Setup of v14:
==> flow/design.v (excerpt) <==
module desiredDrive_reg(
    input clk, rst_n,
    input [11:0] avg_torque,
    input [4:0] cadence,
    input not_pedaling,
    input [12:0] incline,
    input [2:0] scale,
    output logic [11:0] target_curr
);
clock: 13.0 ns
lec_check: 0
cap_margin: 20
core_aspect_ratio: 1.75
core_margin: 10
core_utilization: 49
cts_cluster_size: 65
hold_slack_margin: 0.15
max_routing_layer: met4
slew_margin: 40
run.sh (not shown) runs the stock make flow with config.mk's settings and CLKGATE_MAP_FILE=.
v14 completed; timing, DRC and antenna clean
Changes in v32 relative to v14:
# v14
export LEC_CHECK = 0
export CAP_MARGIN = 20
export CORE_ASPECT_RATIO = 1.75
export CORE_MARGIN = 10
export CORE_UTILIZATION = 49
export CTS_CLUSTER_SIZE = 65
export HOLD_SLACK_MARGIN = 0.15
export MAX_ROUTING_LAYER = met4
export SLEW_MARGIN = 40
create_clock -name core_clock -period 13.0 [get_ports {clk}]
# v32
export LEC_CHECK = 0
export ABC_AREA = 1
export CAP_MARGIN = 10
export CELL_PAD_IN_SITES_GLOBAL_PLACEMENT = 3
export CORE_ASPECT_RATIO = 1.76
export CORE_MARGIN = 2
export CORE_UTILIZATION = 40
export CTS_CLUSTER_DIAMETER = 31
export GPL_ROUTABILITY_DRIVEN = 1
export HOLD_SLACK_MARGIN = 0.19
export PLACE_DENSITY = 0.4
export SETUP_SLACK_MARGIN = -1.13
export SLEW_MARGIN = 35
export TNS_END_PERCENT = 35
create_clock -name core_clock -period 13.0 [get_ports {clk}]
Notes after the runs:
- Summary of v32 over v14: ratio of routed vias to standard cells fell by 0.35; fmax now sits lower.
- Relative to v14, total number of cells along the worst setup path has gone up in v32.
- For flop share of the area, v32 and v14 come out practically identical.
- In v32 the implementation completed, yet the final layout does not meet the checks, the culprit being negative setup slack.
## Diff of input files: v53 against v32
# v32
export LEC_CHECK = 0
export ABC_AREA = 1
export CAP_MARGIN = 10
export CELL_PAD_IN_SITES_GLOBAL_PLACEMENT = 3
export CORE_ASPECT_RATIO = 1.76
export CORE_MARGIN = 2
export CORE_UTILIZATION = 40
export CTS_CLUSTER_DIAMETER = 31
export GPL_ROUTABILITY_DRIVEN = 1
export HOLD_SLACK_MARGIN = 0.19
export PLACE_DENSITY = 0.4
export SETUP_SLACK_MARGIN = -1.13
export SLEW_MARGIN = 35
export TNS_END_PERCENT = 35
create_clock -name core_clock -period 13.0 [get_ports {clk}]
# v53
export LEC_CHECK = 0
export CAP_MARGIN = 20
export CORE_ASPECT_RATIO = 1.18
export CORE_MARGIN = 2
export CORE_UTILIZATION = 31
export SETUP_SLACK_MARGIN = -1.0
export SLEW_MARGIN = 20
create_clock -name core_clock -period 13.0 [get_ports {clk}]
### Flow results
Looking at the reports, v53 completed the entire flow and the layout it produced met the timing, DRC and antenna checks. Placement row count in v53 is 6 below v32. Comparing area after synthesis for v53 and v32, the smaller number came from v53. Sort v53 and v32 by final worst hold slack, ascending, and v32 comes first. A startpoint of the most critical setup path of incline_r[11] is what v53 shows, while incline_r[9] belongs to v32. The run showing the smaller non-clock buffer share of cell area is v32. Summary: with v32 as the reference, wire length in v53 moved down by more than 10%.
The inputs of v9 differ from those of v53 as listed below.
# v53
export LEC_CHECK = 0
export CAP_MARGIN = 20
export CORE_ASPECT_RATIO = 1.18
export CORE_MARGIN = 2
export CORE_UTILIZATION = 31
export SETUP_SLACK_MARGIN = -1.0
export SLEW_MARGIN = 20
create_clock -name core_clock -period 13.0 [get_ports {clk}]
# v9
export LEC_CHECK = 0
export ABC_AREA = 1
export CAP_MARGIN = 10
export CORE_MARGIN = 2
export CORE_UTILIZATION = 40
export CTS_CLUSTER_DIAMETER = 31
export HOLD_SLACK_MARGIN = 0.19
export PLACE_DENSITY = 0.4
export SLEW_MARGIN = 35
export TNS_END_PERCENT = 100
create_clock -name core_clock -period 13.0 [get_ports {clk}]
==> results <==
Compared with v53, v9 shows instance count after placement with tap cells included that has gone up by a few percent.
The flow did not stop early for v9: all stages ran, and the layout cleared the timing, DRC and antenna checks.
Looking at final area, v9 sits about 0.75% higher than v53 does.
v9 vs v53: minimum clock period down in v9
Count of buffers not belonging to the clock network in the layout: v9 vs v53 down 5
Worst hold-check slack was lower in v9 than in v53.
Comparing v9 and v53, maximum frequency is lower on v53.
v9 does worse than v53 on wire length of the first global-routing pass.
For v9, the worst setup path startpoint was incline_r[9], unlike v53, where it was incline_r[11].
Between v53 and v9, final worst setup slack increased.
The slowest cell on the critical path comes out sky130_fd_sc_hd__nor2_1 in one run and sky130_fd_sc_hd__xnor2_1 in the other, namely in v53 and v9 respectively.
Modified inputs, v18 compared to v9
# v9
export LEC_CHECK = 0
export ABC_AREA = 1
export CAP_MARGIN = 10
export CORE_MARGIN = 2
export CORE_UTILIZATION = 40
export CTS_CLUSTER_DIAMETER = 31
export HOLD_SLACK_MARGIN = 0.19
export PLACE_DENSITY = 0.4
export SLEW_MARGIN = 35
export TNS_END_PERCENT = 100
create_clock -name core_clock -period 13.0 [get_ports {clk}]
# v18
export LEC_CHECK = 0
export CAP_MARGIN = 20
export CORE_ASPECT_RATIO = 1.05
export CORE_MARGIN = 10
export CORE_UTILIZATION = 49
export CTS_CLUSTER_SIZE = 65
export HOLD_SLACK_MARGIN = 0.15
export MAX_ROUTING_LAYER = met4
export SETUP_SLACK_MARGIN = 0.85
export SLEW_MARGIN = 40
create_clock -name core_clock -period 13.0 [get_ports {clk}]
Findings:
- Maximum clock frequency ends up lower on v9.
- Higher via count among v18 and v9: v9
- The highest-delay cell along the critical path comes out sky130_fd_sc_hd__xnor2_1 in one run and sky130_fd_sc_hd__fa_1 in the other, namely in v9 and v18 respectively.
- v18 vs. v9: final cell count shrank by 13%; non-clock buffer count went up by 34.
